==> flow/design.v (excerpt) <==
module TOP_BRIDGE(
   input Hclk, Hresetn,
                     input [1:0]       Htrans,
                     input [31:0]       Haddr,
                     input [31:0]       Hwdata,
                     input [1:0]       Hburst,
                     input             Hwrite,
                     input             Hsel,
                     input             Pready,
                     input [31:0]      Prdata,
                     output Psel,
                     output [31:0] Paddr,
                     output [31:0] Pdata,
                     output [31:0] rdata_temp,
                     output Pwrite,
                     output Penable
    );
                    wire [31:0]  Haddr_temp;
                    wire [31:0]  Hwdata_temp;
                    wire         valid;
                    wire         Hwrite_temp;
                    wire [31:0]  data_temp;
                    wire [32:0]  addr_temp;
                    wire         transfer;
                    wire         full;
                    wire         Hready;
                    assign Hready = !full;
                    AHB_MASTER AS (
                      .Hclk(Hclk),
                      .Hresetn(Hresetn),
                      .Htrans(Htrans),
                      .Haddr(Haddr),
                      .Hwdata(Hwdata),
                      .Hburst(Hburst),
                      .Hwrite(Hwrite), 
                      .Hsel(Hsel), 
                      .Hready(Hready),
                      .Haddr_temp(Haddr_temp),
                      .Hwdata_temp(Hwdata_temp),
                      .valid(valid),
                      .Hwrite_temp(Hwrite_temp)
                    );  
                    FIFO_CONTROL FC (
                      .Hclk(Hclk), 
                      .Hresetn(Hresetn),
                      .Haddr_temp(Haddr_temp),
  ...
Size: about 5100 cells after synthesis, about 56000 um2 of cells after synthesis.
==> flow/config.mk <==
export PLATFORM = sky130hd
export DESIGN_NAME = TOP_BRIDGE
export DESIGN_NICKNAME = TOP_BRIDGE
export VERILOG_FILES = /design/flow/design.v
export SDC_FILE = /design/flow/constraint.sdc
export NUM_CORES = 4
export LEC_CHECK = 0
export ABC_AREA = 1
export CAP_MARGIN = 20
export CELL_PAD_IN_SITES_GLOBAL_PLACEMENT = 3
export CORE_ASPECT_RATIO = 1.02
export CORE_MARGIN = 4
export CORE_UTILIZATION = 68
export CTS_CLUSTER_DIAMETER = 85
export GPL_ROUTABILITY_DRIVEN = 0
export HOLD_SLACK_MARGIN = -0.1
export MIN_ROUTING_LAYER = met2
export PLACE_DENSITY_LB_ADDON = 0.29
export SETUP_SLACK_MARGIN = 0.17
export SLEW_MARGIN = 15
==> flow/constraint.sdc <==
create_clock -name core_clock -period 5.0 [get_ports {Hclk}]
set_input_delay 1.0000 -clock core_clock [delete_from_list [all_inputs] [get_ports {Hclk}]]
set_output_delay 1.0000 -clock core_clock [all_outputs]
set_load 0.01 [all_outputs]
run.sh (not shown) runs the stock make flow with config.mk's settings and CLKGATE_MAP_FILE=.
The starting point stopped in global placement without I/O (3_1_place_gp_skip_io).
Then changed:
- ABC_AREA: 1 -> unset
- CELL_PAD_IN_SITES_GLOBAL_PLACEMENT: 3 -> unset
- CORE_ASPECT_RATIO: 1.02 -> unset
- CORE_MARGIN: 4 -> 2
- CORE_UTILIZATION: 68 -> 66
- CTS_CLUSTER_DIAMETER: 85 -> unset
- GPL_ROUTABILITY_DRIVEN: 0 -> unset
- HOLD_SLACK_MARGIN: -0.1 -> unset
- MIN_ROUTING_LAYER: met2 -> unset
- PLACE_DENSITY: unset -> 0.6
- PLACE_DENSITY_LB_ADDON: 0.29 -> unset
- SETUP_SLACK_MARGIN: 0.17 -> unset
- SLEW_MARGIN: 15 -> 20
- clock period: 5.0 -> 6.22 ns (I/O delays scaled with it)
After rerunning:
- This time the run passed the timing, design-rule and antenna checks
- die size fell by 2.2%
- synthesized area fell by about 2.4%
- synthesized cell count fell by 35%
Then changed:
- ABC_AREA: unset -> 1
- CORE_UTILIZATION: 66 -> 72
- CTS_CLUSTER_DIAMETER: unset -> 400
- clock period: 6.22 -> 2.85 ns (I/O delays scaled with it)
=> The new run finished but failed the layout checks on negative setup slack; sequential cell count stays the same; global-route usage rises by 8.4 points; synthesized cell count rises by 55%.
Then changed:
- ABC_AREA: 1 -> unset
- CELL_PAD_IN_SITES_DETAIL_PLACEMENT: unset -> 1
- CORE_MARGIN: 2 -> 8
- CORE_UTILIZATION: 72 -> 40
- CTS_CLUSTER_DIAMETER: 400 -> unset
- clock period: 2.85 -> 3.1 ns (I/O delays scaled with it)
=> The new run ran to the end with violations: negative setup slack; count of clock-buffer cells in the layout is higher by 13; power is lower by a little under a tenth; critical path depth is lower by 8; clock skew is lower by 0.0057 ns; setup slack gets worse by 0.20 ns; sequential cell count stays the same; register-to-register slack gets worse by 0.08 ns.


== build 72 ==
Starting RTL as in the previous note.
Settings: LEC_CHECK=0, ABC_AREA=1, CAP_MARGIN=25, CORE_MARGIN=10, CORE_UTILIZATION=38, CTS_CLUSTER_DIAMETER=155, GPL_ROUTABILITY_DRIVEN=0, GPL_TIMING_DRIVEN=0, MAX_ROUTING_LAYER=met4, PLACE_DENSITY_LB_ADDON=0.06, SLEW_MARGIN=20; clock period 7.85 ns.
Looking at the reports, build 72 completed the entire flow and the layout it produced met the timing, design-rule and antenna checks.
The following lists how build 20 was set up differently from build 72:
- ABC_AREA now 0, was 1
- MAX_ROUTING_LAYER no longer set, was met4
- CORE_UTILIZATION now 70, was 38
- GPL_ROUTABILITY_DRIVEN no longer set, was 0
- CTS_CLUSTER_DIAMETER now 363, was 155
- CORE_MARGIN now 2, was 10
- GPL_TIMING_DRIVEN now 1, was 0
- CAP_MARGIN now 20, was 25
- the clock period (ns, I/O delays scaled along) now 2.88, was 7.85
Results
- Build 72 and build 20: one clean run, build 72; the rest did not finish clean.
- [flow] build 20 | stages: complete | final checks: fail | reason: negative setup slack
- Number of global-route vias before repair shrinks by more than 10% when moving from build 72 to build 20.
- Final HPWL from detailed placement in build 20 is 58000 µm lower than in build 72
- Per the comparison of build 20 with build 72, synthesized-area fraction occupied by and/or/nand/nor cells now sits lower, clock buffer instance count of the final layout now sits lower.
- In build 20, cell count is lower than in build 72.
- Number of distinct library cells after synthesis of build 20 exceeds that of build 72 by more than a quarter.
- Comparing build 72 and build 20, the higher floorplan-stage core utilization is on build 20.
- For the yosys stat chip area, build 20 came in 2.4% lower than build 72 did.
- On length of routed wiring on met1: build 20 sits below build 72.
- Against build 72, die area in build 20 came out better.
Changes in build 79 relative to build 20:
- a deleted CTS_CLUSTER_DIAMETER that had been 363
- a deleted ABC_AREA that had been 0
- an added TNS_END_PERCENT of 5
- an added PLACE_DENSITY of 0.64
- a change of CAP_MARGIN from 20 to 30
- an added CTS_CLUSTER_SIZE of 38
- a deleted GPL_TIMING_DRIVEN that had been 1
- a deleted PLACE_DENSITY_LB_ADDON that had been 0.06
- an added SETUP_SLACK_MARGIN of 0.37
- a change of the clock period (ns, I/O delays scaled along) from 2.88 to 2.57
[summary]
The runs compared here, build 79 and build 20, all ended either early or with open violations.
Final checks on build 79, whose flow otherwise completed, came back failing, citing negative setup slack.
Detail-routed via count per cell came out higher on build 79 than on build 20.
o31a_1 as the slowest stage cell on the critical path was reported by build 20, and nor4_4 by build 79.
Total track usage: build 79 vs build 20 up 0.48 points
Sort build 79 and build 20 by setup slack after layout, ascending, and build 79 comes first.
| logic depth of the worst path, buffers included | build 79 vs build 20 | 5 higher |
Compare build 79 and build 20 | summed negative setup slack over all endpoints lower: build 79
#### Input delta (build 29 over build 79)
- an added ABC_AREA of 0
- a change of CTS_CLUSTER_SIZE from 38 to 20
- a change of CAP_MARGIN from 30 to 40
- an added GPL_TIMING_DRIVEN of 1
- a change of CORE_UTILIZATION from 70 to 72
- a change of SETUP_SLACK_MARGIN from 0.37 to -0.22
- an added CTS_CLUSTER_DIAMETER of 370
- a change of the clock period (ns, I/O delays scaled along) from 2.57 to 2.85
### Flow results
Run comparison: build 79 termination of the worst setup path AS.Haddr_temp[26]$_DFFE_PP_; build 29 termination of the worst setup path AS.Haddr_temp[1]$_DFFE_PP_
Build 29 — number of instances in the placed design 90 lower, build 79 as reference
On number of nets in the finished design, the lower figure sits with build 29, not build 79.
In the reports for build 79 and build 29, the larger met3 capacity usage during global routing belongs to build 79.
Measured against each other, build 79 and build 29 differ in cell area after layout, the higher figure coming from build 79.
Complete run, failing final checks: build 29, reason negative setup slack.
From the logs: build 79 reached the end of the flow and failed the layout checks with negative setup slack.
Power figures rest on the tool's default switching activity, not on a simulated workload.
